## flow/run.sh

```bash
#!/bin/bash
# the make line also repeats each setting of config.mk as NAME=value (left out here)
make -C /OpenROAD-flow-scripts/flow DESIGN_CONFIG=/design/flow/config.mk WORK_HOME=/design/flow/orfs CLKGATE_MAP_FILE= finish
```

## flow/config.mk

```make
export PLATFORM = sky130hd
export DESIGN_NAME = vedic_mult8_reg
export DESIGN_NICKNAME = vedic_mult8_reg
export VERILOG_FILES = /design/flow/design.v
export SDC_FILE = /design/flow/constraint.sdc
export NUM_CORES = 4
export LEC_CHECK = 0
export ABC_AREA = 0
export CAP_MARGIN = 20
export CELL_PAD_IN_SITES_GLOBAL_PLACEMENT = 3
export CORE_ASPECT_RATIO = 0.96
export CORE_MARGIN = 5
export CORE_UTILIZATION = 62
export CTS_CLUSTER_SIZE = 40
export MAX_ROUTING_LAYER = met4
export PLACE_DENSITY_LB_ADDON = 0.13
export SETUP_SLACK_MARGIN = 0.44
export SLEW_MARGIN = 15
export TNS_END_PERCENT = 30
```

## flow/constraint.sdc

```tcl
create_clock -name core_clock -period 5.16 [get_ports {clk}]
set_input_delay 1.0320 -clock core_clock [delete_from_list [all_inputs] [get_ports {clk}]]
set_output_delay 1.0320 -clock core_clock [all_outputs]
set_load 0.01 [all_outputs]
```

## flow/design.v

```verilog
module vedic_mult8_reg (
  input  wire        clk,
  input  wire [7:0]  a,
  input  wire [7:0]  b,
  output reg  [15:0] p
);
  reg  [7:0]  a_q, b_q;
  wire [15:0] prod;
  bit_8_vedic u_mult (.in1(a_q), .in2(b_q), .out(prod));
  always @(posedge clk) begin
    a_q <= a;
    b_q <= b;
    p   <= prod;
  end
endmodule

`timescale 1ns / 1ps
module bit_2_vedic(in1,in2,out);
input [1:0] in1,in2;
output [3:0] out;
wire pp1,pp2,pp3,pp4;
assign pp1=in1[0]&in2[0];
assign pp2=in1[1]&in2[0];
assign pp3=in1[0]&in2[1];
assign pp4=in1[1]&in2[1];
assign out=pp1+{pp2,1'b0}+{pp3,1'b0}+{pp4,2'b00};
endmodule
`timescale 1ns / 1ps
module bit_4_vedic(in1,in2,out);
input [3:0] in1,in2;
output [7:0] out;
wire [3:0] pp1,pp2,pp3,pp4;
bit_2_vedic b1(in1[1:0],in2[1:0],pp1);
bit_2_vedic b2(in1[1:0],in2[3:2],pp2);
bit_2_vedic b3(in1[3:2],in2[1:0],pp3);
bit_2_vedic b4(in1[3:2],in2[3:2],pp4);
assign out=pp1+{pp2,2'b00}+{pp3,2'b00}+{pp4,4'b0000};
endmodule
`timescale 1ns / 1ps
module bit_8_vedic(in1,in2,out);
input [7:0] in1,in2;
output [15:0] out;
wire [7:0] pp1,pp2,pp3,pp4;
bit_4_vedic a1(in1[3:0],in2[3:0],pp1);
bit_4_vedic a2(in1[3:0],in2[7:4],pp2);
bit_4_vedic a3(in1[7:4],in2[3:0],pp3);
bit_4_vedic a4(in1[7:4],in2[7:4],pp4);
assign out=pp1+{pp2,4'b0000}+{pp3,4'b0000}+{pp4,8'b00000000};
endmodule
```

==> impl_metrics.json, run 1 <==
{
  "syn_inst": 351,
  "avgSynthCellArea_sq_um": 9.25,
  "synth-edff-count": 0,
  "ys_cells": 351,
  "dieArea_sq_um": 6780,
  "async_reset_ff_frac": 0,
  "rows": 25,
  "ys_seq_elements": 32,
  "flop_cell": "dfxtp_1",
  "synth.comb.largest_family": "adder cells",
  "yosys-top-cells-area": "ha_1, dfxtp_1, fa_1, and2_1, inv_1",
  "synth_cell_types": 31,
  "ys_warn_count": 1,
  "mux_share": 0,
  "first-error": "[ERROR FLW-0024] Place density exceeds 1.0 (current PLACE_DENSITY_LB_ADDON =  0.13). Please check if the value of  PLACE_DENSITY_LB_ADDON is between 0 and 0.99.",
  "synthSimpleGateAreaFrac": 0.154,
  "stop_stage": "3_1_place_gp_skip_io",
  "top_area_frac": 0.254,
  "synth.most_common_cell": "inv_1",
  "ys_chip_area_sq_um": 3250,
  "fp_util": 0.649,
  "die_h_um": 80.9,
  "synth_area_sq_um": 3250,
  "status": "stopped before the end",
  "top_area_cell": "ha_1",
  "xor_area_frac": 0.0621,
  "top_cells_by_count": "inv_1, ha_1, and2_1",
  "ys_sh_aoi": 0.0906,
  "die_x_um": 83.8,
  "core-area_sq_um": 5000,
  "yosysSeqAreaShare": 0.197,
  "synth_nets": 460,
  "adder_share": 0.415
}
==> run 2: changes to the inputs <==
- ABC_AREA: 0 -> 1
- CAP_MARGIN: 20 -> 35
- CELL_PAD_IN_SITES_GLOBAL_PLACEMENT: 3 -> unset
- CORE_ASPECT_RATIO: 0.96 -> unset
- CORE_MARGIN: 5 -> 2
- CORE_UTILIZATION: 62 -> 72
- CTS_CLUSTER_DIAMETER: unset -> 217
- CTS_CLUSTER_SIZE: 40 -> 76
- GPL_ROUTABILITY_DRIVEN: unset -> 1
- GPL_TIMING_DRIVEN: unset -> 1
- HOLD_SLACK_MARGIN: unset -> 0.04
- MAX_ROUTING_LAYER: met4 -> unset
- PLACE_DENSITY: unset -> 0.9
- PLACE_DENSITY_LB_ADDON: 0.13 -> unset
- SETUP_SLACK_MARGIN: 0.44 -> -0.09
- SLEW_MARGIN: 15 -> 20
- TNS_END_PERCENT: 30 -> unset
- clock period: 5.16 -> 1.61 ns (I/O delays scaled with it)
==> impl_metrics.json, run 2 <==
{
  "dieArea_sq_um": 5340,
  "adder_share": 0.392,
  "core-area_sq_um": 4660,
  "top_area_cell": "ha_1",
  "ys_chip_area_sq_um": 3440,
  "flop_cell": "dfxtp_1",
  "synth_cell_types": 22,
  "xor_area_frac": 0.0532,
  "syn_inst": 460,
  "top_cells_by_count": "inv_1, nand2_1, ha_1",
  "top_area_frac": 0.240,
  "synthSimpleGateAreaFrac": 0.166,
  "ys_seq_elements": 32,
  "gp_congestion": 0.897,
  "ys_warn_count": 1,
  "hpwl_mm": 8.13,
  "synth.most_common_cell": "inv_1",
  "fp_util": 0.737,
  "ys_cells": 460,
  "io_buffers": 32,
  "rows": 25,
  "status": "stopped before the end",
  "stop_stage": "4_1_cts",
  "avgSynthCellArea_sq_um": 7.47,
  "die_h_um": 73.1,
  "dpl-instance-area_sq_um": 4380,
  "synth-edff-count": 0,
  "synth.comb.largest_family": "adder cells",
  "synth_nets": 569,
  "ys_sh_aoi": 0.0364,
  "mux_share": 0,
  "async_reset_ff_frac": 0,
  "yosys-top-cells-area": "ha_1, dfxtp_1, fa_1, inv_1, nand2_1",
  "synth_area_sq_um": 3440,
  "yosysSeqAreaShare": 0.186,
  "die_x_um": 73.1,
  "first-error": "[ERROR DPL-0038] Utilization greater than 100%, impossible to legalize",
  "io_pins": 33
}
-- run 2: per-stage QoR --
step | instances | setup slack (ns) | utilization | setup TNS, ns
3_5_place_dp | 579 | -3.37 | 0.941 | -34.21
3_3_place_gp | 579 | -3.04 | 0.941 | -31.25
2_1_floorplan | 460 | -2.85 | - | -28.43
==> run 3: changes to the inputs <==
- ABC_AREA: 1 -> unset
- CAP_MARGIN: 35 -> 0
- CORE_UTILIZATION: 72 -> 68
- CTS_CLUSTER_DIAMETER: 217 -> 93
- CTS_CLUSTER_SIZE: 76 -> unset
- GPL_ROUTABILITY_DRIVEN: 1 -> unset
- GPL_TIMING_DRIVEN: 1 -> unset
- HOLD_SLACK_MARGIN: 0.04 -> unset
- PLACE_DENSITY: 0.9 -> unset
- SETUP_SLACK_MARGIN: -0.09 -> -0.31
- clock period: 1.61 -> 4.55 ns (I/O delays scaled with it)
==> impl_metrics.json, run 3 <==
{
  "p_clk_mw": 0.246,
  "drtIter0Drc": 104,
  "startpoint": "b_q[1]",
  "die_x_um": 73.1,
  "synthSimpleGateAreaFrac": 0.154,
  "grt_usage": 0.289,
  "yosys-top-cells-area": "ha_1, dfxtp_1, fa_1, and2_1, inv_1",
  "path_delay_family": "adder cells",
  "crit_end": "p[15]",
  "hold_violations": 0,
  "syn_inst": 351,
  "cts.sinks": 32,
  "startpoint_type": "register",
  "wire_per_inst_um": 19.5,
  "synth_nets": 460,
  "rsz0062_at_grt": "true",
  "tritoncts": "done",
  "finalSetupViolCount": 8,
  "crit_arrival_ns": 5.30,
  "fp_util": 0.696,
  "critPathMaxStageDelay_ns": 0.57,
  "required_ns": 4.77,
  "fin_nets": 533,
  "postCtsHoldBufs": 0,
  "async_reset_ff_frac": 0,
  "p_total_mw": 2.14,
  "crit_slowest_cell": "fa_1",
  "failed_checks": "setup timing",
  "grt_use_met2": 0.539,
  "min_delay_path_depth": 2,
  "worstPathCellList": "and2_4 -> ha_4 -> ha_4 -> inv_2 -> fa_1 -> inv_1 -> ha_1 -> a21o_1 -> a21oi_2 -> xnor2_1 -> ha_1 -> a21o_1 -> a21oi_4 -> nor2_4 -> xnor2_2 -> fa_1 -> inv_2 -> ha_4 -> nor3_4 -> nor2_4 -> a311o_1 -> o211ai_2",
  "top_area_frac": 0.254,
  "grt-ovfl-total": 0,
  "ff2ff_path_depth": 22,
  "cts_buffer_depth": 2,
  "vdd_drop_max_uv": 360,
  "area_delta_synth_final_pct": 33.4,
  "fin_crit_ns": 5.08,
  "drt_pass1_iterations": 4,
  "timing.rr.start": "b_q[1]",
  "ys_sh_aoi": 0.0906,
  "crit_fanout": 4,
  "min_path_type": "register to register",
  "use_met1": 0.318,
  "gr-usage-met3": 0.0539,
  "cp.depth": 22,
  "ys_warn_count": 1,
  "r2r_end": "p[15]",
  "critical_path.most_common_cell": "ha_4",
  "pg_comb_mw": 1.52,
  "grt-busiest-layer": "met2",
  "p_sw_mw": 0.903,
  "synth_area_sq_um": 3250,
  "crit_type": "register to register",
  "die_h_um": 73.1,
  "p_seq_mw": 0.380,
  "clkPwrFrac": 0.115,
  "flop_cell": "dfxtp_1",
  "core-area_sq_um": 4660,
  "ys_seq_elements": 32,
  "cp_num_buf_inv": 3,
  "drv_cap": 0,
  "mux_share": 0,
  "grt_max_degree": 10,
  "hpwl_mm": 5.53,
  "drc": 0,
  "antenna_found_initial": 0,
  "synth-edff-count": 0,
  "grt_first_pass_wirelength_mm": 11.8,
  "worst_pin_slew_ns": 0.351,
  "fmax_mhz": 197,
  "insertedDiodeCount": 0,
  "fin_ws_ns": -0.533,
  "seqPwrFrac": 0.177,
  "io_pins": 33,
  "avgSynthCellArea_sq_um": 9.25,
  "finalClockPeriodUsage": 1.12,
  "clk_pin_slew_ns": 0.08,
  "grt_pass1_vias": 2736,
  "ant_nets": 0,
  "ys_cells": 351,
  "maxSlewViolCount": 0,
  "synth_cell_types": 31,
  "status": "complete, but fails checks",
  "cts.htree.levels": 2,
  "via_per_inst": 5.92,
  "power_leader": "combinational cells",
  "vias": 2831,
  "r2r_slack_ns": -0.53,
  "end_kind": "register",
  "rows": 25,
  "intPower_mw": 1.24,
  "yosysSeqAreaShare": 0.197,
  "p_leak_nw": 2.22,
  "top_area_cell": "ha_1",
  "top_cells_by_count": "inv_1, ha_1, and2_1",
  "finClkSkew_ns": 0.00815,
  "drt_wl_total_mm": 9.31,
  "cellPowerDensity_nw_per_um2": 495,
  "adder_share": 0.415,
  "ys_chip_area_sq_um": 3250,
  "hold_end": "p[1]",
  "clkLatencyLatePin_ns": 0.28,
  "pre_cts_slack_ns": -0.602,
  "synth.most_common_cell": "inv_1",
  "warning_count": 29,
  "clockRootBuffer": "clkbuf_8",
  "gp_congestion": 0.858,
  "numCtsBuffers": 5,
  "xor_area_frac": 0.0621,
  "synth.comb.largest_family": "adder cells",
  "p_sw_frac": 0.421,
  "nFillCells": 171,
  "io_buffers": 32,
  "hp-start": "b_q[0]",
  "timing.slew.headroom": 0.765,
  "p_comb_frac": 0.708,
  "dieArea_sq_um": 5340
}
run 3: metrics by stage:
step	setup TNS (ns)	hold WS [ns]	cell area [sq um]	utilization	cells
2_1_floorplan	-1.19	0.504	3250	-	351
3_3_place_gp	-2.18	0.617	3880	0.832	469
3_5_place_dp	-3.08	0.651	3880	0.832	469
4_1_cts	-1.53	0.626	4150	0.890	478
5_1_grt	-4.09	0.665	4330	0.929	478
6_report	-3.17	0.648	4330	0.929	478
run 3: repair_timing:
item / 4_1_cts / 5_1_grt
endpoints found under the setup margin: 6 / 6
pin swaps: 20 / 24
resized: 36 / 41
endpoints found under the hold margin: 0 / 0
buffers inserted: 2 / 1
run 3: layout make-up:
| cell class | count | area (sq um) | share of cell area |
|---|---|---|---|
| multi-input cells | 249 | 2670 | 0.617 |
| flip-flops and latches | 32 | 649 | 0.150 |
| repair buffers | 66 | 583 | 0.135 |
| inverters | 70 | 263 | 0.0607 |
| clock buffers | 7 | 96.3 | 0.0223 |
| well taps | 54 | 67.6 | 0.0156 |
run 3: routing by layer:
metal | part of all wire | vias up | wire [um]
met4 | 0.059 | 0 | 549
met5 | 0 | - | 0
li1 | - | 1272 | -
met3 | 0.063 | 61 | 588
met2 | 0.51 | 167 | 4770
met1 | 0.37 | 1331 | 3400
==> run 4: changes to the inputs <==
- ABC_AREA: unset -> 1
- CAP_MARGIN: 0 -> 35
- CTS_CLUSTER_DIAMETER: 93 -> 85
- GPL_ROUTABILITY_DRIVEN: unset -> 1
- GPL_TIMING_DRIVEN: unset -> 1
- HOLD_SLACK_MARGIN: unset -> -0.06
- SETUP_SLACK_MARGIN: -0.31 -> -0.33
- clock period: 4.55 -> 4.45 ns (I/O delays scaled with it)
==> impl_metrics.json, run 4 <==
{
  "startpoint_type": "register",
  "synth.comb.largest_family": "adder cells",
  "critical_path.most_common_cell": "nand2_1",
  "clkLatencyLatePin_ns": 0.30,
  "pg_comb_mw": 1.46,
  "synth_nets": 569,
  "top_cells_by_count": "inv_1, nand2_1, ha_1",
  "seqPwrFrac": 0.185,
  "cts.htree.levels": 2,
  "ant_nets": 0,
  "mux_share": 0,
  "ys_sh_aoi": 0.0364,
  "vdd_drop_max_uv": 377,
  "wire_per_inst_um": 17.4,
  "failed_checks": "setup timing",
  "final_core_util": 0.924,
  "antenna_found_initial": 0,
  "tns_ns": -3.47,
  "gp_congestion": 0.883,
  "required_ns": 4.65,
  "p_clk_mw": 0.258,
  "grt_first_pass_wirelength_mm": 13.6,
  "via_per_inst": 5.59,
  "adder_share": 0.392,
  "cts.sinks": 32,
  "drc": 0,
  "path_delay_family": "adder cells",
  "die_x_um": 75.1,
  "grt-busiest-layer": "met2",
  "ys_cells": 460,
  "r2r_end": "p[15]",
  "fin_nets": 632,
  "cp_num_buf_inv": 5,
  "numCtsBuffers": 5,
  "r2r_slack_ns": -0.60,
  "maxSlewViolCount": 0,
  "insertedDiodeCount": 0,
  "grt_pass1_vias": 3248,
  "hold_end": "p[1]",
  "postCtsHoldBufs": 0,
  "grt_usage": 0.328,
  "die_h_um": 75.1,
  "use_met1": 0.340,
  "syn_inst": 460,
  "power_leader": "combinational cells",
  "dieArea_sq_um": 5640,
  "warning_count": 29,
  "clkPwrFrac": 0.122,
  "p_sw_mw": 0.922,
  "synth_cell_types": 22,
  "flop_cell": "dfxtp_1",
  "ys_seq_elements": 32,
  "rsz0062_at_grt": "true",
  "xor_area_frac": 0.0532,
  "synthSimpleGateAreaFrac": 0.166,
  "crit_type": "register to register",
  "min_path_type": "register to register",
  "cts_buffer_depth": 2,
  "fmax_mhz": 198,
  "core-area_sq_um": 4790,
  "drtIter0Drc": 283,
  "tritoncts": "done",
  "top_area_cell": "ha_1",
  "rows": 25,
  "ys_chip_area_sq_um": 3440,
  "crit_slowest_cell": "fa_1",
  "end_kind": "register",
  "grt_use_met2": 0.623,
  "intPower_mw": 1.19,
  "grt-ovfl-total": 0,
  "p_comb_frac": 0.693,
  "yosys-top-cells-area": "ha_1, dfxtp_1, fa_1, inv_1, nand2_1",
  "synth-edff-count": 0,
  "clockRootBuffer": "clkbuf_8",
  "crit_arrival_ns": 5.25,
  "fp_util": 0.718,
  "hold_slack_ns": 0.616,
  "finalSetupViolCount": 8,
  "synth_area_sq_um": 3440,
  "timing.slew.headroom": 0.757,
  "hold_violations": 0,
  "cp.depth": 28,
  "p_seq_mw": 0.391,
  "min_delay_path_depth": 3,
  "area_delta_synth_final_pct": 28.8,
  "avgSynthCellArea_sq_um": 7.47,
  "finalClockPeriodUsage": 1.13,
  "crit_end": "p[15]",
  "worst_pin_slew_ns": 0.364,
  "clk_pin_slew_ns": 0.08,
  "fin_ws_ns": -0.596,
  "synth.most_common_cell": "inv_1",
  "io_pins": 33,
  "vias": 3301,
  "hpwl_mm": 6.15,
  "crit_fanout": 4,
  "finClkSkew_ns": 0.0159,
  "drv_cap": 0,
  "p_leak_nw": 2.72,
  "p_sw_frac": 0.437,
  "timing.rr.start": "b_q[3]",
  "startpoint": "b_q[3]",
  "status": "complete, but fails checks",
  "grt_max_degree": 10,
  "drt_pass1_iterations": 5,
  "async_reset_ff_frac": 0,
  "critPathMaxStageDelay_ns": 0.58,
  "ff2ff_path_depth": 28,
  "io_buffers": 32,
  "yosysSeqAreaShare": 0.186,
  "drt_wl_total_mm": 10.3,
  "ys_warn_count": 1,
  "gr-usage-met3": 0.0669,
  "cellPowerDensity_nw_per_um2": 477,
  "hp-start": "b_q[0]",
  "fin_crit_ns": 5.05,
  "top_area_frac": 0.240
}
==> run 4: area by class of cell <==
cell class | count | area (sq um)
Tap cell | 67 | 83.8
Clock buffer | 7 | 96.3
Timing Repair Buffer | 72 | 624
Multi-Input combinational cell | 276 | 2460
Inverter | 136 | 510
Fill cell | 193 | 362
Sequential cell | 32 | 649
==> run 4: per-layer routing <==
layer,share of wire,vias up
met2,0.53,191
met1,0.35,1570
met4,0.055,0
met5,0,-
li1,-,1472
met3,0.065,68
==> run 4: metrics by stage <==
step	instances	instance area [sq um]	worst slack, ns	power [mW]
6_report	590	4420	-0.596	2.11
5_1_grt	590	4420	-0.820	2.23
4_1_cts	588	4240	-0.303	1.85
3_5_place_dp	578	4050	-0.576	1.52
3_3_place_gp	578	4050	-0.399	1.47
2_1_floorplan	460	3440	-0.328	1.08
==> run 4: repair_timing <==
item	CTS	global route
setup buffers	3	4
endpoints found under the setup margin	7	7
pin swaps	9	20
gates resized	16	49
==> run 5: changes to the inputs <==
- CAP_MARGIN: 35 -> 20
- CORE_MARGIN: 2 -> 6
- CORE_UTILIZATION: 68 -> 31
- CTS_CLUSTER_DIAMETER: 85 -> 20
- CTS_CLUSTER_SIZE: unset -> 91
- GPL_ROUTABILITY_DRIVEN: 1 -> 0
- GPL_TIMING_DRIVEN: 1 -> 0
- HOLD_SLACK_MARGIN: -0.06 -> unset
- PLACE_DENSITY: unset -> 0.92
- SETUP_SLACK_MARGIN: -0.33 -> unset
- SLEW_MARGIN: 20 -> 35
- TNS_END_PERCENT: unset -> 30
- clock period: 4.45 -> 2.91 ns (I/O delays scaled with it)
==> impl_metrics.json, run 5 <==
{
  "status": "complete, but fails checks",
  "failed_checks": "setup timing",
  "r2r_slack_ns": -1.82,
  "intPower_mw": 1.74,
  "seqPwrFrac": 0.197,
  "adder_share": 0.392,
  "crit_arrival_ns": 4.93,
  "hold_end": "p[0]",
  "timing.rr.start": "a_q[2]",
  "cts_buffer_depth": 2,
  "timing.slew.headroom": 0.716,
  "synthSimpleGateAreaFrac": 0.166,
  "p_sw_mw": 1.29,
  "ys_cells": 460,
  "finalClockPeriodUsage": 1.62,
  "top_area_cell": "ha_1",
  "cts.sinks": 32,
  "crit_end": "p[15]",
  "maxSlewViolCount": 0,
  "async_reset_ff_frac": 0,
  "vias": 2828,
  "pg_comb_mw": 2.08,
  "yosysSeqAreaShare": 0.186,
  "p_seq_mw": 0.596,
  "worst_pin_slew_ns": 0.426,
  "dieArea_sq_um": 13800,
  "hold_violations": 0,
  "final_core_util": 0.429,
  "ant_nets": 0,
  "min_path_type": "register to register",
  "avgSynthCellArea_sq_um": 7.47,
  "startpoint": "a_q[2]",
  "tritoncts": "done",
  "synth.comb.largest_family": "adder cells",
  "mux_share": 0,
  "cp.depth": 32,
  "fin_nets": 609,
  "path_delay_family": "adder cells",
  "cts.htree.levels": 2,
  "syn_inst": 460,
  "finClkSkew_ns": 0.00675,
  "insertedDiodeCount": 0,
  "antenna_found_initial": 0,
  "ys_seq_elements": 32,
  "finalSetupViolCount": 11,
  "synth.most_common_cell": "inv_1",
  "crit_fanout": 6,
  "drtIter0Drc": 115,
  "end_kind": "register",
  "ff2ff_path_depth": 32,
  "drc": 0,
  "vdd_drop_max_uv": 367,
  "area_delta_synth_final_pct": 31.1,
  "synth_nets": 569,
  "flop_cell": "dfxtp_1",
  "critPathMaxStageDelay_ns": 0.56,
  "core-area_sq_um": 10500,
  "grt_first_pass_wirelength_mm": 13.1,
  "hp-start": "a_q[0]",
  "fmax_mhz": 211,
  "rsz0062_at_grt": "true",
  "power_leader": "combinational cells",
  "via_per_inst": 4.44,
  "ys_warn_count": 1,
  "fp_util": 0.327,
  "xor_area_frac": 0.0532,
  "clockRootBuffer": "clkbuf_8",
  "io_pins": 33,
  "crit_slowest_cell": "fa_1",
  "fin_crit_ns": 4.73,
  "grt_max_degree": 13,
  "cp_num_buf_inv": 9,
  "io_buffers": 32,
  "p_leak_nw": 2.59,
  "grt-ovfl-total": 0,
  "p_sw_frac": 0.427,
  "ys_sh_aoi": 0.0364,
  "top_cells_by_count": "inv_1, nand2_1, ha_1",
  "drt_wl_total_mm": 7.64,
  "hpwl_mm": 5.71,
  "die_h_um": 117,
  "r2r_end": "p[15]",
  "grt_usage": 0.118,
  "required_ns": 3.11,
  "wire_per_inst_um": 12.0,
  "critical_path.most_common_cell": "inv_2",
  "warning_count": 29,
  "synth-edff-count": 0,
  "synth_cell_types": 22,
  "drt_pass1_iterations": 4,
  "clkLatencyLatePin_ns": 0.30,
  "synth_area_sq_um": 3440,
  "numCtsBuffers": 5,
  "crit_type": "register to register",
  "top_area_frac": 0.240,
  "p_comb_frac": 0.685,
  "pre_cts_slack_ns": -1.95,
  "cellPowerDensity_nw_per_um2": 673,
  "drv_cap": 0,
  "min_delay_path_depth": 2,
  "yosys-top-cells-area": "ha_1, dfxtp_1, fa_1, inv_1, nand2_1",
  "clkPwrFrac": 0.118,
  "grt_pass1_vias": 3122,
  "postCtsHoldBufs": 0,
  "clk_pin_slew_ns": 0.08,
  "startpoint_type": "register",
  "ys_chip_area_sq_um": 3440,
  "p_clk_mw": 0.357,
  "die_x_um": 117,
  "fin_ws_ns": -1.82,
  "rows": 37
}
-- run 5: repair_timing --
| item | in CTS | in global routing |
|---|---|---|
| buffers inserted | 6 | 5 |
| cloned | 0 | 0 |
| pin swaps | 23 | 24 |
| gates resized | 27 | 38 |
| setup endpoints to repair | 11 | 12 |
-- run 5: metal layers --
| metal | up-vias | track usage | routed length (um) |
|---|---|---|---|
| met4 | 0 | 0.0470 | 233 |
| met3 | 23 | 0.0251 | 339 |
| met1 | 1313 | 0.130 | 3130 |
| li1 | 1424 | - | - |
| met2 | 68 | 0.219 | 3940 |
| met5 | - | 0 | 0 |
-- run 5: area by class of cell --
type	count	area, sq um
fillers	984	6000
flip-flops and latches	32	658
multi-input cells	276	2630
well taps	136	170
clock inverters	3	23.8
repair buffers	43	407
clock buffers	5	68.8
inverters	136	510
plain buffers	6	33.8
-- run 5: metrics by stage --
stage	cells	hold slack, ns	instance area [sq um]	power [mW]	TNS (ns)
floorplan	460	0.537	3670	1.82	-13.57
global placement	628	0.570	4170	2.23	-16.25
detailed placement	628	0.582	4170	2.28	-17.21
CTS	638	0.519	4340	2.77	-16.31
global route	637	0.532	4500	3.30	-17.20
finish	637	0.518	4500	3.03	-15.39
==> run 6: changes to the inputs <==
- ABC_AREA: 1 -> unset
- CORE_MARGIN: 6 -> 2
- CORE_UTILIZATION: 31 -> 72
- CTS_CLUSTER_DIAMETER: 20 -> 367
- CTS_CLUSTER_SIZE: 91 -> 15
- GPL_ROUTABILITY_DRIVEN: 0 -> unset
- GPL_TIMING_DRIVEN: 0 -> unset
- PLACE_DENSITY: 0.92 -> unset
- SETUP_SLACK_MARGIN: unset -> -0.2
- SLEW_MARGIN: 35 -> 20
- TNS_END_PERCENT: 30 -> unset
- clock period: 2.91 -> 2.08 ns (I/O delays scaled with it)
==> impl_metrics.json, run 6 <==
{
  "status": "stopped before the end",
  "stop_stage": "3_5_place_dp",
  "first-error": "[ERROR DPL-0033] detailed placement checks failed during check placement.",
  "synth_area_sq_um": 3250,
  "synthSimpleGateAreaFrac": 0.154,
  "dieArea_sq_um": 5060,
  "mux_share": 0,
  "gp_congestion": 0.827,
  "syn_inst": 351,
  "yosysSeqAreaShare": 0.197,
  "async_reset_ff_frac": 0,
  "ys_cells": 351,
  "xor_area_frac": 0.0621,
  "top_area_frac": 0.254,
  "yosys-top-cells-area": "ha_1, dfxtp_1, fa_1, and2_1, inv_1",
  "top_cells_by_count": "inv_1, ha_1, and2_1",
  "synth.most_common_cell": "inv_1",
  "die_x_um": 71.1,
  "rows": 24,
  "avgSynthCellArea_sq_um": 9.25,
  "ys_chip_area_sq_um": 3250,
  "ys_seq_elements": 32,
  "synth_nets": 460,
  "ys_warn_count": 1,
  "io_pins": 33,
  "synth_cell_types": 31,
  "core-area_sq_um": 4350,
  "top_area_cell": "ha_1",
  "adder_share": 0.415,
  "die_h_um": 71.1,
  "synth.comb.largest_family": "adder cells",
  "fp_util": 0.745,
  "io_buffers": 32,
  "flop_cell": "dfxtp_1",
  "synth-edff-count": 0,
  "ys_sh_aoi": 0.0906
}
[run 6: through the flow]
step           instance area [sq um]  total power [mW]  instances
3_3_place_gp                    4270              3.64        484
2_1_floorplan                   3520              2.79        351
==> run 7: changes to the inputs <==
- CAP_MARGIN: 20 -> 15
- CORE_MARGIN: 2 -> 5
- CORE_UTILIZATION: 72 -> 17
- CTS_CLUSTER_DIAMETER: 367 -> 278
- CTS_CLUSTER_SIZE: 15 -> unset
- GPL_ROUTABILITY_DRIVEN: unset -> 0
- GPL_TIMING_DRIVEN: unset -> 0
- HOLD_SLACK_MARGIN: unset -> 0.04
- SETUP_SLACK_MARGIN: -0.2 -> -0.11
- clock period: 2.08 -> 3.42 ns (I/O delays scaled with it)
==> impl_metrics.json, run 7 <==
{
  "status": "complete, but fails checks",
  "failed_checks": "setup timing",
  "top_area_frac": 0.254,
  "crit_fanout": 4,
  "drt_pass1_iterations": 4,
  "avgSynthCellArea_sq_um": 9.25,
  "p_comb_frac": 0.647,
  "ys_seq_elements": 32,
  "finalClockPeriodUsage": 1.43,
  "ys_warn_count": 1,
  "p_sw_frac": 0.374,
  "timing.rr.start": "b_q[0]",
  "vdd_drop_max_uv": 255,
  "worstPathCellList": "and2_4 -> ha_4 -> ha_4 -> inv_2 -> fa_1 -> inv_1 -> ha_1 -> a21o_1 -> a21oi_2 -> xnor2_1 -> ha_1 -> a21o_1 -> a21oi_2 -> buf_4 -> xor2_4 -> fa_1 -> inv_2 -> ha_4 -> a21oi_4 -> o22ai_4 -> o41ai_2 -> xnor2_1",
  "drtIter0Drc": 42,
  "synth.most_common_cell": "inv_1",
  "cp.depth": 22,
  "fin_crit_ns": 4.88,
  "p_clk_mw": 0.553,
  "antenna_found_initial": 0,
  "wire_per_inst_um": 10.9,
  "yosys-top-cells-area": "ha_1, dfxtp_1, fa_1, and2_1, inv_1",
  "cts.htree.levels": 2,
  "crit_arrival_ns": 5.04,
  "synth.comb.largest_family": "adder cells",
  "dieArea_sq_um": 22000,
  "path_delay_family": "adder cells",
  "via_per_inst": 3.71,
  "r2r_end": "p[12]",
  "clockRootBuffer": "clkbuf_16",
  "ys_cells": 351,
  "vias": 2396,
  "ant_nets": 0,
  "power_leader": "combinational cells",
  "io_buffers": 32,
  "ff2ff_path_depth": 22,
  "numCtsBuffers": 5,
  "flop_cell": "dfxtp_1",
  "postCtsHoldBufs": 0,
  "cts_buffer_depth": 2,
  "synth-edff-count": 0,
  "dp_cells": 617,
  "clk_pin_slew_ns": 0.06,
  "startpoint_type": "register",
  "cp_num_buf_inv": 4,
  "top_area_cell": "ha_1",
  "hp-start": "a_q[0]",
  "grt-ovfl-total": 0,
  "tns_ns": -11.22,
  "crit_type": "register to register",
  "adder_share": 0.415,
  "grt_usage": 0.0675,
  "top_cells_by_count": "inv_1, ha_1, and2_1",
  "core-area_sq_um": 18800,
  "p_total_mw": 3.00,
  "drv_cap": 0,
  "end_kind": "register",
  "maxSlewViolCount": 0,
  "warning_count": 29,
  "synth_cell_types": 31,
  "finClkSkew_ns": 0.00728,
  "grt_max_degree": 11,
  "cellPowerDensity_nw_per_um2": 644,
  "hold_violations": 0,
  "fmax_mhz": 205,
  "worst_pin_slew_ns": 0.331,
  "clkLatencyLatePin_ns": 0.28,
  "insertedDiodeCount": 0,
  "clkPwrFrac": 0.184,
  "hpwl_mm": 5.56,
  "critPathMaxStageDelay_ns": 0.56,
  "synth_nets": 460,
  "die_h_um": 148,
  "p_seq_mw": 0.509,
  "drt_wl_total_mm": 7.01,
  "timing.slew.headroom": 0.779,
  "mux_share": 0,
  "crit_slowest_cell": "fa_1",
  "xor_area_frac": 0.0621,
  "crit_end": "p[12]",
  "ys_sh_aoi": 0.0906,
  "required_ns": 3.58,
  "finalSetupViolCount": 10,
  "intPower_mw": 1.88,
  "syn_inst": 351,
  "hold_end": "p[0]",
  "min_path_type": "register to register",
  "tritoncts": "done",
  "rsz0062_at_grt": "true",
  "ys_chip_area_sq_um": 3250,
  "io_pins": 33,
  "cts.sinks": 32,
  "synth_area_sq_um": 3250,
  "fin_nets": 520,
  "seqPwrFrac": 0.169,
  "min_delay_path_depth": 1,
  "drc": 0,
  "pg_comb_mw": 1.94,
  "fp_util": 0.173,
  "yosysSeqAreaShare": 0.197,
  "die_x_um": 148,
  "r2r_slack_ns": -1.46,
  "fin_ws_ns": -1.46,
  "p_leak_nw": 2.20,
  "critical_path.most_common_cell": "ha_4",
  "startpoint": "b_q[0]",
  "async_reset_ff_frac": 0,
  "p_sw_mw": 1.12,
  "instances_no_fill": 646,
  "synthSimpleGateAreaFrac": 0.154,
  "rows": 50,
  "area_delta_synth_final_pct": 43.6,
  "grt_first_pass_wirelength_mm": 11.9,
  "grt_pass1_vias": 2503
}
-- run 7: metrics by stage --
step                      instance area (sq um)  hold slack, ns   util  setup WS (ns)
after floorplan                            3510           0.484      -          -1.14
after global placement                     4120           0.550  0.220          -1.53
after detailed placement                   4120           0.560  0.220          -1.56
after CTS                                  4530           0.515  0.241          -1.39
after global routing                       4660           0.530  0.248          -1.62
final                                      4660           0.507  0.248          -1.46
-- run 7: what timing repair did --
action | CTS | global route
resized | 24 | 13
buffers inserted | 13 | 8
hold endpoints to repair | 0 | 0
pin swaps | 24 | 27
endpoints found under the setup margin | 10 | 10
-- run 7: cell type report --
class                           instances  area (sq um)
Fill cell                            2022         14100
Multi-Input combinational cell        249          2770
Sequential cell                        32           671
Timing Repair Buffer                   53           485
Tap cell                              234           293
Inverter                               70           263
Clock buffer                            7           153
Clock inverter                          1          30.0
-- run 7: metal layers --
layer | share of wire | track usage | up-vias
li1 | - | - | 1246
met1 | 0.44 | 0.0795 | 1118
met2 | 0.51 | 0.120 | 24
met3 | 0.033 | 0.0158 | 8
met4 | 0.016 | 0.0236 | 0
met5 | 0 | 0 | -
==> run 8: changes to the inputs <==
- CAP_MARGIN: 15 -> 40
- CORE_MARGIN: 5 -> 2
- CORE_UTILIZATION: 17 -> 68
- CTS_CLUSTER_DIAMETER: 278 -> 91
- GPL_ROUTABILITY_DRIVEN: 0 -> unset
- GPL_TIMING_DRIVEN: 0 -> unset
- HOLD_SLACK_MARGIN: 0.04 -> unset
- SETUP_SLACK_MARGIN: -0.11 -> -0.31
- clock period: 3.42 -> 4.57 ns (I/O delays scaled with it)
==> impl_metrics.json, run 8 <==
{
  "status": "complete, but fails checks",
  "failed_checks": "setup timing",
  "grt_usage": 0.294,
  "synthSimpleGateAreaFrac": 0.154,
  "ys_cells": 351,
  "wire_per_inst_um": 19.5,
  "yosysSeqAreaShare": 0.197,
  "drc": 0,
  "fin_ws_ns": -0.483,
  "die_h_um": 73.1,
  "p_clk_mw": 0.248,
  "clockRootBuffer": "clkbuf_8",
  "numCtsBuffers": 5,
  "pg_comb_mw": 1.49,
  "power_leader": "combinational cells",
  "route.top_layer_used": "met4",
  "ff2ff_path_depth": 25,
  "end_kind": "register",
  "top_cells_by_count": "inv_1, ha_1, and2_1",
  "p_total_mw": 2.11,
  "cts.htree.levels": 2,
  "tritoncts": "done",
  "cts_buffer_depth": 2,
  "drt_pass1_iterations": 5,
  "vdd_drop_max_uv": 417,
  "cp.depth": 25,
  "p_sw_mw": 0.900,
  "intPower_mw": 1.21,
  "p_leak_nw": 2.22,
  "timing.slew.headroom": 0.772,
  "hpwl_mm": 5.62,
  "r2r_slack_ns": -0.48,
  "r2r_end": "p[15]",
  "drv_cap": 0,
  "top_area_frac": 0.254,
  "core-area_sq_um": 4660,
  "async_reset_ff_frac": 0,
  "crit_fanout": 4,
  "crit_arrival_ns": 5.28,
  "syn_inst": 351,
  "startpoint": "a_q[1]",
  "p_comb_frac": 0.703,
  "critPathMaxStageDelay_ns": 0.54,
  "finalSetupViolCount": 7,
  "nFillCells": 187,
  "wl_met2_mm": 5.04,
  "drt_wl_total_mm": 9.31,
  "adder_share": 0.415,
  "synth.comb.largest_family": "adder cells",
  "yosys-top-cells-area": "ha_1, dfxtp_1, fa_1, and2_1, inv_1",
  "hold_violations": 0,
  "cellPowerDensity_nw_per_um2": 493,
  "min_delay_path_depth": 2,
  "synth-edff-count": 0,
  "via_per_inst": 5.84,
  "maxSlewViolCount": 0,
  "crit_end": "p[15]",
  "worst_pin_slew_ns": 0.341,
  "dp_cells": 469,
  "crit_slowest_cell": "fa_1",
  "postCtsHoldBufs": 0,
  "instances_no_fill": 477,
  "stdcell_area_sq_um": 4280,
  "flop_cell": "dfxtp_1",
  "grt_max_degree": 10,
  "min_path_type": "register to register",
  "clkPwrFrac": 0.117,
  "io_buffers": 32,
  "ys_seq_elements": 32,
  "finClkSkew_ns": 0.0133,
  "seqPwrFrac": 0.180,
  "timing.rr.start": "a_q[1]",
  "synth.most_common_cell": "inv_1",
  "grt-ovfl-total": 0,
  "route.met3.wl_um": 421,
  "ys_sh_aoi": 0.0906,
  "p_seq_mw": 0.379,
  "fp_util": 0.696,
  "finalClockPeriodUsage": 1.11,
  "vias": 2786,
  "mux_share": 0,
  "ys_warn_count": 1,
  "required_ns": 4.79,
  "antenna_found_initial": 0,
  "clk_pin_slew_ns": 0.08,
  "hp-start": "b_q[0]",
  "grt_first_pass_wirelength_mm": 12.1,
  "synth_nets": 460,
  "grt_pass1_vias": 2768,
  "rows": 25,
  "synth_cell_types": 31,
  "crit_type": "register to register",
  "dieArea_sq_um": 5340,
  "avgSynthCellArea_sq_um": 9.25,
  "met1_length_mm": 3.32,
  "drtIter0Drc": 96,
  "warning_count": 30,
  "ant_nets": 0,
  "fin_crit_ns": 5.05,
  "area_delta_synth_final_pct": 31.9,
  "synth_area_sq_um": 3250,
  "top_area_cell": "ha_1",
  "die_x_um": 73.1,
  "cts.sinks": 32,
  "path_delay_family": "adder cells",
  "p_sw_frac": 0.426,
  "hold_end": "p[0]",
  "rsz0062_at_grt": "true",
  "cp_num_buf_inv": 5,
  "io_pins": 33,
  "startpoint_type": "register",
  "fmax_mhz": 198,
  "clkLatencyLatePin_ns": 0.29,
  "dpl-instance-area_sq_um": 3880,
  "fin_nets": 532,
  "ys_chip_area_sq_um": 3250,
  "xor_area_frac": 0.0621,
  "critical_path.most_common_cell": "inv_2",
  "insertedDiodeCount": 0,
  "gp_congestion": 0.857
}
## run 8: what timing repair did
action / CTS / global route
pin swaps: 15 / 29
setup buffers: 1 / 3
hold endpoints to repair: 0 / 0
resized: 30 / 39
endpoints found under the setup margin: 6 / 6
## run 8: layout make-up
class	count	area [sq um]	area share
repair buffers	65	568	0.133
well taps	54	67.6	0.0158
inverters	70	263	0.0614
multi-input cells	249	2640	0.617
flip-flops and latches	32	646	0.151
clock buffers	7	96.3	0.0225
## run 8: metal layers
| layer | global-route usage | up-vias |
|---|---|---|
| met1 | 0.328 | 1335 |
| met5 | 0 | - |
| met3 | 0.0483 | 55 |
| li1 | - | 1271 |
| met4 | 0.103 | 0 |
| met2 | 0.557 | 125 |
## run 8: metrics by stage
step	setup WS [ns]	util	setup TNS (ns)	hold WS (ns)
6_report	-0.483	0.919	-2.32	0.670
5_1_grt	-0.653	0.919	-3.54	0.672
4_1_cts	-0.345	0.878	-1.62	0.652
3_5_place_dp	-0.653	0.832	-3.39	0.653
3_3_place_gp	-0.444	0.832	-2.02	0.618
2_1_floorplan	-0.290	-	-1.07	0.504
==> run 9: changes to the inputs <==
- ABC_AREA: unset -> 1
- CAP_MARGIN: 40 -> 20
- CELL_PAD_IN_SITES_GLOBAL_PLACEMENT: unset -> 3
- CORE_ASPECT_RATIO: unset -> 0.5
- CORE_MARGIN: 2 -> 9
- CORE_UTILIZATION: 68 -> 40
- CTS_CLUSTER_DIAMETER: 91 -> 310
- CTS_CLUSTER_SIZE: unset -> 87
- HOLD_SLACK_MARGIN: unset -> 0.3
- PLACE_DENSITY_LB_ADDON: unset -> 0.01
- SETUP_SLACK_MARGIN: -0.31 -> -0.51
- TNS_END_PERCENT: unset -> 5
- clock period: 4.57 -> 5.1 ns (I/O delays scaled with it)
==> impl_metrics.json, run 9 <==
{
  "io_pins": 33,
  "p_total_mw": 1.50,
  "numCtsBuffers": 5,
  "avgSynthCellArea_sq_um": 7.47,
  "grt_first_pass_wirelength_mm": 12.3,
  "gp_congestion": 0.803,
  "intPower_mw": 0.889,
  "grt_pass1_vias": 2664,
  "final_core_util": 0.496,
  "p_sw_mw": 0.612,
  "hpwl_mm": 6.13,
  "clk_pin_slew_ns": 0.06,
  "fin_ws_ns": -0.0510,
  "yosysSeqAreaShare": 0.186,
  "ant_nets": 0,
  "critPathMaxStageDelay_ns": 0.54,
  "p_comb_frac": 0.571,
  "warning_count": 27,
  "rows": 23,
  "top_area_cell": "ha_1",
  "crit_fanout": 8,
  "die_h_um": 83.5,
  "grt_usage": 0.121,
  "adder_share": 0.392,
  "hold_slack_ns": 0.552,
  "combGateArea_sq_um": 2230,
  "cp_num_buf_inv": 6,
  "area_delta_synth_final_pct": 18.1,
  "cts.sinks": 32,
  "xor_area_frac": 0.0532,
  "timing.rr.start": "a_q[0]",
  "stdcell_area_sq_um": 4060,
  "mux_share": 0,
  "synth.comb.largest_family": "adder cells",
  "top_area_frac": 0.240,
  "tritoncts": "done",
  "cts.htree.levels": 2,
  "crit_type": "register to register",
  "ff2ff_path_depth": 31,
  "syn_inst": 460,
  "ys_chip_area_sq_um": 3440,
  "cellPowerDensity_nw_per_um2": 370,
  "crit_arrival_ns": 5.33,
  "drt_wl_total_mm": 7.18,
  "hp-start": "a_q[0]",
  "synth.most_common_cell": "inv_1",
  "critical_path.most_common_cell": "nand2_1",
  "ys_seq_elements": 32,
  "r2r_end": "p[15]",
  "cp.depth": 31,
  "startpoint": "a_q[0]",
  "top_cells_by_count": "inv_1, nand2_1, ha_1",
  "timing.slew.headroom": 0.744,
  "synth_area_sq_um": 3440,
  "drt_pass1_iterations": 4,
  "cts_resized": 0,
  "dp_cells": 598,
  "crit_end": "p[15]",
  "vdd_drop_max_uv": 243,
  "pg_comb_mw": 0.857,
  "async_reset_ff_frac": 0,
  "failed_checks": "setup timing",
  "fmax_mhz": 194,
  "required_ns": 5.28,
  "worst_pin_slew_ns": 0.383,
  "wire_per_inst_um": 11.9,
  "r2r_slack_ns": -0.05,
  "end_kind": "register",
  "fp_util": 0.420,
  "crit_slowest_cell": "fa_1",
  "startpoint_type": "register",
  "clkPwrFrac": 0.201,
  "power_leader": "combinational cells",
  "cts_buffer_depth": 2,
  "path_delay_family": "adder cells",
  "status": "complete, but fails checks",
  "drc": 0,
  "p_sw_frac": 0.408,
  "synth-edff-count": 0,
  "ys_cells": 460,
  "p_seq_mw": 0.342,
  "ys_warn_count": 1,
  "nFillCells": 820,
  "min_path_type": "register to register",
  "clockRootBuffer": "clkbuf_16",
  "finalClockPeriodUsage": 1.01,
  "via_per_inst": 4.43,
  "hold_violations": 0,
  "core-area_sq_um": 8170,
  "grt-ovfl-total": 0,
  "clkLatencyLatePin_ns": 0.28,
  "finalSetupViolCount": 2,
  "synthSimpleGateAreaFrac": 0.166,
  "yosys-top-cells-area": "ha_1, dfxtp_1, fa_1, inv_1, nand2_1",
  "ys_sh_aoi": 0.0364,
  "postCtsHoldBufs": 0,
  "post_cts_buffers": 0,
  "hold_end": "p[0]",
  "fin_crit_ns": 5.15,
  "antenna_found_initial": 0,
  "vias": 2687,
  "flop_cell": "dfxtp_1",
  "min_delay_path_depth": 2,
  "synth_nets": 569,
  "finClkSkew_ns": 0.00255,
  "dpl-instance-area_sq_um": 3910,
  "seqPwrFrac": 0.228,
  "drv_cap": 0,
  "p_leak_nw": 2.59,
  "die_x_um": 149,
  "dieArea_sq_um": 12500,
  "grt_max_degree": 12,
  "io_buffers": 32,
  "drtIter0Drc": 72,
  "synth_cell_types": 22,
  "final-seq-area_sq_um": 641,
  "maxSlewViolCount": 0,
  "fin_nets": 602,
  "instances_no_fill": 606,
  "p_clk_mw": 0.302,
  "insertedDiodeCount": 0
}
## run 9: final cells by class
| class | instances | area share |
|---|---|---|
| Timing Repair Buffer | 42 | 0.0974 |
| Clock inverter | 3 | 0.00463 |
| Clock buffer | 5 | 0.0308 |
| Sequential cell | 32 | 0.158 |
| Multi-Input combinational cell | 276 | 0.549 |
| Inverter | 136 | 0.126 |
| Tap cell | 112 | 0.0345 |
## run 9: routing by layer
layer	up-vias	wire length, um	global-route usage
met5	-	0	0
met4	0	63	0.0282
met3	7	297	0.0368
met2	32	3080	0.188
met1	1230	3740	0.160
li1	1418	-	-
## run 9: metrics by stage
step           setup slack [ns]  TNS, ns
6_report                -0.0510  -0.0722
5_1_grt                  -0.501    -2.13
4_1_cts                  -0.123   -0.209
3_5_place_dp             -0.109   -0.168
3_3_place_gp              0.108        0
2_1_floorplan             0.236        0
==> run 10: changes to the inputs <==
- ABC_AREA: 1 -> unset
- CAP_MARGIN: 20 -> 35
- CELL_PAD_IN_SITES_GLOBAL_PLACEMENT: 3 -> unset
- CORE_ASPECT_RATIO: 0.5 -> unset
- CORE_MARGIN: 9 -> 2
- CORE_UTILIZATION: 40 -> 72
- CTS_CLUSTER_DIAMETER: 310 -> 85
- CTS_CLUSTER_SIZE: 87 -> unset
- GPL_ROUTABILITY_DRIVEN: unset -> 1
- GPL_TIMING_DRIVEN: unset -> 1
- HOLD_SLACK_MARGIN: 0.3 -> -0.06
- PLACE_DENSITY: unset -> 0.65
- PLACE_DENSITY_LB_ADDON: 0.01 -> unset
- SETUP_SLACK_MARGIN: -0.51 -> -0.09
- TNS_END_PERCENT: 5 -> unset
- clock period: 5.1 -> 5.23 ns (I/O delays scaled with it)
==> impl_metrics.json, run 10 <==
{
  "fin_crit_ns": 5.17,
  "min_delay_path_depth": 1,
  "avgSynthCellArea_sq_um": 9.25,
  "async_reset_ff_frac": 0,
  "required_ns": 5.41,
  "drc": 0,
  "area_delta_synth_final_pct": 21.0,
  "tritoncts": "done",
  "path_delay_family": "adder cells",
  "hold_violations": 0,
  "clk_pin_slew_ns": 0.08,
  "p_leak_nw": 2.08,
  "via_per_inst": 5.71,
  "dp_cells": 437,
  "die_x_um": 71.1,
  "hpwl_mm": 5.22,
  "ys_chip_area_sq_um": 3250,
  "drtIter0Drc": 121,
  "finalSetupViolCount": 0,
  "ys_cells": 351,
  "grt-ovfl-total": 0,
  "grt_pass1_vias": 2622,
  "cts.htree.levels": 2,
  "gp_congestion": 0.860,
  "top_area_frac": 0.254,
  "synth_cell_types": 31,
  "stdcell_area_sq_um": 3930,
  "vdd_drop_max_uv": 227,
  "top_cells_by_count": "inv_1, ha_1, and2_1",
  "startpoint": "b_q[1]",
  "power_leader": "combinational cells",
  "synth_area_sq_um": 3250,
  "critical_path.most_common_cell": "inv_1",
  "p_clk_mw": 0.205,
  "status": "timing/DRC/antenna clean",
  "wire_per_inst_um": 16.6,
  "insertedDiodeCount": 0,
  "ant_nets": 0,
  "grt_max_degree": 11,
  "intPower_mw": 0.899,
  "worstPathCellList": "and2_1 -> ha_1 -> ha_1 -> inv_1 -> fa_1 -> inv_1 -> ha_2 -> inv_1 -> fa_2 -> inv_1 -> ha_1 -> fa_2 -> a21o_1 -> a21oi_4 -> xor2_2 -> fa_1 -> inv_1 -> ha_4 -> a21oi_4 -> o22ai_4 -> o41ai_2 -> xnor2_1",
  "p_seq_mw": 0.335,
  "cts_buffer_depth": 2,
  "numCtsBuffers": 5,
  "drt_pass1_iterations": 4,
  "fp_util": 0.745,
  "crit_type": "register to register",
  "io_pins": 33,
  "p_comb_frac": 0.651,
  "seqPwrFrac": 0.216,
  "r2r_slack_ns": 0.06,
  "crit_fanout": 8,
  "ys_warn_count": 1,
  "dpl-instance-area_sq_um": 3650,
  "fmax_mhz": 194,
  "final_core_util": 0.902,
  "tns_ns": 0,
  "synth.most_common_cell": "inv_1",
  "cp.depth": 22,
  "maxSlewViolCount": 0,
  "ys_sh_aoi": 0.0906,
  "end_kind": "register",
  "grt_usage": 0.279,
  "warning_count": 28,
  "antenna_found_initial": 0,
  "mux_share": 0,
  "crit_arrival_ns": 5.34,
  "postCtsHoldBufs": 0,
  "finClkSkew_ns": 0.0120,
  "synth_nets": 460,
  "ys_seq_elements": 32,
  "crit_end": "p[12]",
  "hold_end": "p[0]",
  "clkLatencyLatePin_ns": 0.29,
  "clockRootBuffer": "clkbuf_8",
  "dieArea_sq_um": 5060,
  "cellPowerDensity_nw_per_um2": 394,
  "vias": 2563,
  "syn_inst": 351,
  "r2r_end": "p[12]",
  "die_h_um": 71.1,
  "synth-edff-count": 0,
  "crit_slowest_cell": "fa_2",
  "top_area_cell": "ha_1",
  "critPathMaxStageDelay_ns": 0.55,
  "xor_area_frac": 0.0621,
  "timing.slew.headroom": 0.731,
  "pg_comb_mw": 1.01,
  "flop_cell": "dfxtp_1",
  "instances_no_fill": 449,
  "yosysSeqAreaShare": 0.197,
  "worst_pin_slew_ns": 0.402,
  "cts.sinks": 32,
  "synth.comb.largest_family": "adder cells",
  "drv_cap": 0,
  "finalClockPeriodUsage": 0.988,
  "clkPwrFrac": 0.133,
  "timing.rr.start": "b_q[1]",
  "cp_num_buf_inv": 5,
  "drt_wl_total_mm": 7.45,
  "rows": 24,
  "synthSimpleGateAreaFrac": 0.154,
  "hp-start": "a_q[0]",
  "adder_share": 0.415,
  "fin_nets": 505,
  "yosys-top-cells-area": "ha_1, dfxtp_1, fa_1, and2_1, inv_1",
  "p_sw_frac": 0.419,
  "p_sw_mw": 0.649,
  "startpoint_type": "register",
  "ff2ff_path_depth": 22,
  "io_buffers": 32,
  "min_path_type": "register to register",
  "core-area_sq_um": 4350,
  "grt_first_pass_wirelength_mm": 11.1
}
run 10: through the flow:
step	setup slack, ns	power, mW	hold slack [ns]
detailed placement	-0.127	1.12	0.567
global placement	0.0148	1.09	0.547
global route	-0.159	1.66	0.552
CTS	-0.0782	1.33	0.535
finish	0.0628	1.55	0.520
floorplan	0.345	0.891	0.504
run 10: layout make-up:
type,instances,area [sq um]
multi-input cells,249,2480
flip-flops and latches,32,657
fillers,204,427
repair buffers,38,365
inverters,70,263
clock buffers,6,82.6
well taps,52,65.1
clock inverters,2,10.0
run 10: timing repair:
action / 4_1_cts / 5_1_grt
endpoints found under the setup margin: 2 / 6
resized: 3 / 37
buffers inserted: 0 / 6
gates cloned: 0 / 0
pin swaps: 0 / 12
run 10: layer usage:
| layer | track usage | vias up | routed length, um |
|---|---|---|---|
| li1 | - | 1219 | - |
| met4 | 0.111 | 0 | 219 |
| met1 | 0.314 | 1205 | 2900 |
| met5 | 0 | - | 0 |
| met3 | 0.0556 | 28 | 490 |
| met2 | 0.511 | 111 | 3830 |
==> run 11: changes to the inputs <==
- CAP_MARGIN: 35 -> 20
- CORE_UTILIZATION: 72 -> 70
- CTS_CLUSTER_DIAMETER: 85 -> unset
- CTS_CLUSTER_SIZE: unset -> 37
- GPL_ROUTABILITY_DRIVEN: 1 -> unset
- GPL_TIMING_DRIVEN: 1 -> unset
- HOLD_SLACK_MARGIN: -0.06 -> unset
- PLACE_DENSITY: 0.65 -> unset
- SETUP_SLACK_MARGIN: -0.09 -> 0.66
- clock period: 5.23 -> 2.54 ns (I/O delays scaled with it)
==> impl_metrics.json, run 11 <==
{
  "dp_cells": 482,
  "dieArea_sq_um": 5200,
  "avgSynthCellArea_sq_um": 9.25,
  "synth.most_common_cell": "inv_1",
  "ys_warn_count": 1,
  "flop_cell": "dfxtp_1",
  "synth-edff-count": 0,
  "xor_area_frac": 0.0621,
  "ys_sh_aoi": 0.0906,
  "gp_congestion": 0.842,
  "ys_seq_elements": 32,
  "pre_cts_slack_ns": -2.45,
  "rows": 24,
  "top_area_frac": 0.254,
  "stop_stage": "4_1_cts",
  "status": "stopped before the end",
  "yosysSeqAreaShare": 0.197,
  "synth_area_sq_um": 3250,
  "adder_share": 0.415,
  "synth_cell_types": 31,
  "top_cells_by_count": "inv_1, ha_1, and2_1",
  "yosys-top-cells-area": "ha_1, dfxtp_1, fa_1, and2_1, inv_1",
  "top_area_cell": "ha_1",
  "core-area_sq_um": 4410,
  "die_x_um": 72.1,
  "hpwl_mm": 8.62,
  "synthSimpleGateAreaFrac": 0.154,
  "io_pins": 33,
  "io_buffers": 32,
  "ys_chip_area_sq_um": 3250,
  "die_h_um": 72.1,
  "first-error": "[ERROR DPL-0038] Utilization greater than 100%, impossible to legalize",
  "mux_share": 0,
  "syn_inst": 351,
  "async_reset_ff_frac": 0,
  "synth.comb.largest_family": "adder cells",
  "ys_cells": 351,
  "fp_util": 0.735,
  "synth_nets": 460
}
==> run 11: metrics by stage <==
stage	utilization	cell area, sq um
3_5_place_dp	0.965	4260
2_1_floorplan	-	3520
3_3_place_gp	0.965	4260
==> run 12: changes to the inputs <==
- ABC_AREA: unset -> 1
- CORE_UTILIZATION: 70 -> 52
- CTS_CLUSTER_SIZE: 37 -> unset
- SETUP_SLACK_MARGIN: 0.66 -> unset
- clock period: 2.54 -> 4.08 ns (I/O delays scaled with it)
==> impl_metrics.json, run 12 <==
{
  "status": "complete, but fails checks",
  "failed_checks": "setup timing",
  "maxSlewViolCount": 0,
  "dieArea_sq_um": 7270,
  "timing.slew.headroom": 0.784,
  "crit_end": "p[12]",
  "die_x_um": 85.3,
  "drt_wl_total_mm": 8.15,
  "top_cells_by_count": "inv_1, nand2_1, ha_1",
  "syn_inst": 460,
  "insertedDiodeCount": 0,
  "drtIter0Drc": 122,
  "drv_cap": 0,
  "end_kind": "register",
  "grt-ovfl-total": 0,
  "p_seq_mw": 0.423,
  "startpoint_type": "register",
  "finClkSkew_ns": 0.0193,
  "top_area_cell": "ha_1",
  "io_buffers": 32,
  "async_reset_ff_frac": 0,
  "vdd_drop_max_uv": 690,
  "clk_pin_slew_ns": 0.07,
  "seqPwrFrac": 0.151,
  "p_sw_frac": 0.402,
  "avgSynthCellArea_sq_um": 7.47,
  "die_h_um": 85.3,
  "xor_area_frac": 0.0532,
  "ys_cells": 460,
  "required_ns": 4.30,
  "fin_crit_ns": 4.69,
  "synth.most_common_cell": "inv_1",
  "intPower_mw": 1.68,
  "p_comb_frac": 0.725,
  "finalSetupViolCount": 9,
  "flop_cell": "dfxtp_1",
  "hold_violations": 0,
  "ys_chip_area_sq_um": 3440,
  "critPathMaxStageDelay_ns": 0.57,
  "yosysSeqAreaShare": 0.186,
  "hold_end": "p[1]",
  "p_leak_nw": 2.88,
  "timing.rr.start": "b_q[1]",
  "mux_share": 0,
  "p_sw_mw": 1.13,
  "r2r_end": "p[12]",
  "cp_num_buf_inv": 9,
  "ys_sh_aoi": 0.0364,
  "grt_pass1_vias": 3028,
  "postCtsHoldBufs": 0,
  "crit_fanout": 4,
  "r2r_slack_ns": -0.61,
  "synth_area_sq_um": 3440,
  "finalClockPeriodUsage": 1.15,
  "gp_congestion": 0.870,
  "synth-edff-count": 0,
  "dpl-instance-area_sq_um": 4300,
  "stdcell_area_sq_um": 4940,
  "fin_ws_ns": -0.605,
  "warning_count": 30,
  "ys_seq_elements": 32,
  "cts.sinks": 32,
  "dp_cells": 596,
  "pg_comb_mw": 2.04,
  "antenna_found_initial": 0,
  "fin_nets": 652,
  "crit_arrival_ns": 4.90,
  "top_area_frac": 0.240,
  "tritoncts": "done",
  "adder_share": 0.392,
  "p_clk_mw": 0.350,
  "via_per_inst": 4.74,
  "clkPwrFrac": 0.125,
  "grt_first_pass_wirelength_mm": 13.4,
  "min_delay_path_depth": 3,
  "hp-start": "a_q[0]",
  "cts.htree.levels": 2,
  "synth_nets": 569,
  "worst_pin_slew_ns": 0.322,
  "min_path_type": "register to register",
  "hpwl_mm": 5.94,
  "vias": 2942,
  "ff2ff_path_depth": 27,
  "numCtsBuffers": 5,
  "power_leader": "combinational cells",
  "clkLatencyLatePin_ns": 0.31,
  "drt_pass1_iterations": 4,
  "rsz0062_at_grt": "true",
  "path_delay_family": "adder cells",
  "clockRootBuffer": "clkbuf_8",
  "grt_max_degree": 11,
  "critical_path.most_common_cell": "inv_2",
  "synthSimpleGateAreaFrac": 0.166,
  "drc": 0,
  "core-area_sq_um": 6390,
  "crit_slowest_cell": "fa_2",
  "synth.comb.largest_family": "adder cells",
  "ant_nets": 0,
  "yosys-top-cells-area": "ha_1, dfxtp_1, fa_1, inv_1, nand2_1",
  "area_delta_synth_final_pct": 43.8,
  "cts_buffer_depth": 2,
  "ys_warn_count": 1,
  "io_pins": 33,
  "final-seq-area_sq_um": 654,
  "fp_util": 0.538,
  "cp.depth": 27,
  "startpoint": "b_q[1]",
  "nFillCells": 450,
  "fmax_mhz": 213,
  "cellPowerDensity_nw_per_um2": 569,
  "crit_type": "register to register",
  "grt_usage": 0.233,
  "instances_no_fill": 621,
  "p_total_mw": 2.81,
  "rows": 29,
  "combGateArea_sq_um": 2720,
  "wire_per_inst_um": 13.1,
  "synth_cell_types": 22
}
run 12: stage by stage:
step | hold slack, ns | setup WS, ns | setup TNS, ns | util
floorplan | 0.537 | -0.395 | -1.82 | -
global placement | 0.607 | -0.554 | -2.83 | 0.674
detailed placement | 0.614 | -0.627 | -3.79 | 0.674
CTS | 0.621 | -0.572 | -3.76 | 0.721
global route | 0.635 | -0.876 | -6.18 | 0.774
finish | 0.620 | -0.605 | -4.21 | 0.774
run 12: area by class of cell:
class	count	area share
clock inverters	1	0.00608
repair buffers	92	0.168
flip-flops and latches	32	0.132
well taps	77	0.0195
inverters	136	0.103
clock buffers	7	0.0195
multi-input cells	276	0.551
run 12: timing repair:
item | in CTS | in global routing
hold endpoints to repair | 0 | 0
setup endpoints to repair | 9 | 10
gates resized | 19 | 65
pin swaps | 22 | 47
setup buffers | 9 | 10
run 12: layer usage:
metal / track usage / vias up / wire length [um]
met5: 0 / - / 0
met4: 0.0707 / 0 / 134
li1: - / 1512 / -
met1: 0.301 / 1363 / 3740
met3: 0.0350 / 15 / 272
met2: 0.402 / 52 / 4000
==> run 13: changes to the inputs <==
- ABC_AREA: 1 -> unset
- CAP_MARGIN: 20 -> 0
- CORE_UTILIZATION: 52 -> 72
- CTS_CLUSTER_DIAMETER: unset -> 90
- GPL_ROUTABILITY_DRIVEN: unset -> 1
- GPL_TIMING_DRIVEN: unset -> 1
- HOLD_SLACK_MARGIN: unset -> -0.08
- PLACE_DENSITY: unset -> 0.66
- SETUP_SLACK_MARGIN: unset -> -0.09
- clock period: 4.08 -> 4.95 ns (I/O delays scaled with it)
==> impl_metrics.json, run 13 <==
{
  "status": "complete, but fails checks",
  "failed_checks": "setup timing",
  "clkPwrFrac": 0.113,
  "finClkSkew_ns": 0.0118,
  "p_sw_frac": 0.435,
  "finalClockPeriodUsage": 1.10,
  "synthSimpleGateAreaFrac": 0.154,
  "fin_crit_ns": 5.43,
  "startpoint_type": "register",
  "async_reset_ff_frac": 0,
  "warning_count": 28,
  "drt_wl_total_mm": 11.7,
  "crit_fanout": 5,
  "p_clk_mw": 0.218,
  "ant_nets": 0,
  "hold_slack_ns": 0.544,
  "p_seq_mw": 0.354,
  "cellPowerDensity_nw_per_um2": 456,
  "flop_cell": "dfxtp_1",
  "ys_sh_aoi": 0.0906,
  "area_delta_synth_final_pct": 30.1,
  "timing.rr.start": "a_q[1]",
  "clk_pin_slew_ns": 0.08,
  "fin_nets": 529,
  "insertedDiodeCount": 0,
  "synth-edff-count": 0,
  "ff2ff_path_depth": 22,
  "crit_type": "register to register",
  "postCtsHoldBufs": 0,
  "clockRootBuffer": "clkbuf_8",
  "top_area_cell": "ha_1",
  "required_ns": 5.15,
  "end_kind": "register",
  "pg_comb_mw": 1.35,
  "die_h_um": 71.1,
  "seqPwrFrac": 0.184,
  "dieArea_sq_um": 5060,
  "grt_first_pass_wirelength_mm": 12.0,
  "grt_pass1_vias": 2845,
  "io_buffers": 32,
  "numCtsBuffers": 5,
  "adder_share": 0.415,
  "p_comb_frac": 0.703,
  "avgSynthCellArea_sq_um": 9.25,
  "worstPathCellList": "buf_4 -> and2_1 -> ha_1 -> inv_2 -> fa_2 -> inv_1 -> ha_1 -> a21o_1 -> a21oi_2 -> xnor2_1 -> ha_1 -> nand3_1 -> o211ai_1 -> nand4_1 -> xor2_1 -> fa_1 -> inv_2 -> ha_4 -> o21ai_2 -> o21ai_0 -> o221ai_2 -> xnor2_1",
  "startpoint": "a_q[1]",
  "crit_end": "p[14]",
  "min_delay_path_depth": 1,
  "top_cells_by_count": "inv_1, ha_1, and2_1",
  "via_per_inst": 6.65,
  "die_x_um": 71.1,
  "core-area_sq_um": 4350,
  "io_pins": 33,
  "top_area_frac": 0.254,
  "timing.slew.headroom": 0.706,
  "cts.htree.levels": 2,
  "hold_violations": 0,
  "final_core_util": 0.970,
  "wire_per_inst_um": 24.8,
  "vias": 3147,
  "drc": 0,
  "grt-ovfl-total": 0,
  "yosys-top-cells-area": "ha_1, dfxtp_1, fa_1, and2_1, inv_1",
  "cts.sinks": 32,
  "cp_num_buf_inv": 4,
  "gp_congestion": 0.844,
  "finalSetupViolCount": 7,
  "power_leader": "combinational cells",
  "mux_share": 0,
  "pre_cts_slack_ns": -0.235,
  "synth.most_common_cell": "inv_1",
  "cts_buffer_depth": 2,
  "ys_seq_elements": 32,
  "crit_slowest_cell": "fa_2",
  "ys_warn_count": 1,
  "syn_inst": 351,
  "r2r_end": "p[14]",
  "ys_cells": 351,
  "grt_max_degree": 10,
  "ys_chip_area_sq_um": 3250,
  "dpl-instance-area_sq_um": 3830,
  "worst_pin_slew_ns": 0.439,
  "min_path_type": "register to register",
  "fp_util": 0.745,
  "clkLatencyLatePin_ns": 0.30,
  "tritoncts": "done",
  "hp-start": "a_q[0]",
  "synth_cell_types": 31,
  "synth_nets": 460,
  "drv_cap": 0,
  "intPower_mw": 1.09,
  "hpwl_mm": 5.48,
  "critPathMaxStageDelay_ns": 0.58,
  "drtIter0Drc": 322,
  "hold_end": "p[0]",
  "fin_ws_ns": -0.475,
  "vdd_drop_max_uv": 260,
  "p_leak_nw": 2.20,
  "stdcell_area_sq_um": 4220,
  "r2r_slack_ns": -0.48,
  "maxSlewViolCount": 0,
  "crit_arrival_ns": 5.63,
  "fmax_mhz": 184,
  "rows": 24,
  "synth.comb.largest_family": "adder cells",
  "synth_area_sq_um": 3250,
  "path_delay_family": "adder cells",
  "p_sw_mw": 0.838,
  "xor_area_frac": 0.0621,
  "cp.depth": 22,
  "grt_usage": 0.304,
  "critical_path.most_common_cell": "ha_1",
  "antenna_found_initial": 0,
  "drt_pass1_iterations": 6,
  "yosysSeqAreaShare": 0.197
}
==> run 13: cell type report <==
cell class                      instances  area [sq um]
Clock buffer                            8          90.1
Multi-Input combinational cell        249          2610
Sequential cell                        32           646
Tap cell                               52          65.1
Fill cell                              75           131
Timing Repair Buffer                   62           546
Inverter                               70           263
==> run 13: what timing repair did <==
| action | CTS | global route |
|---|---|---|
| buffers inserted | 2 | 3 |
| gates cloned | 0 | 0 |
| pin swaps | 4 | 26 |
| resized | 10 | 55 |
| setup endpoints to repair | 4 | 6 |
==> run 13: stage by stage <==
step	std cells	power (mW)	TNS (ns)
2_1_floorplan	351	0.941	0
3_3_place_gp	462	1.27	-0.193
3_5_place_dp	462	1.32	-0.721
4_1_cts	472	1.58	-0.149
5_1_grt	473	1.99	-2.22
6_report	473	1.93	-1.77
==> run 13: routing by layer <==
layer | global-route usage | wire, um | share of wire
met1 | 0.316 | 4010 | 0.34
met2 | 0.571 | 5560 | 0.47
met3 | 0.0584 | 987 | 0.084
met4 | 0.159 | 1180 | 0.10
met5 | 0 | 0 | 0
Power and IR drop assume default switching activity.
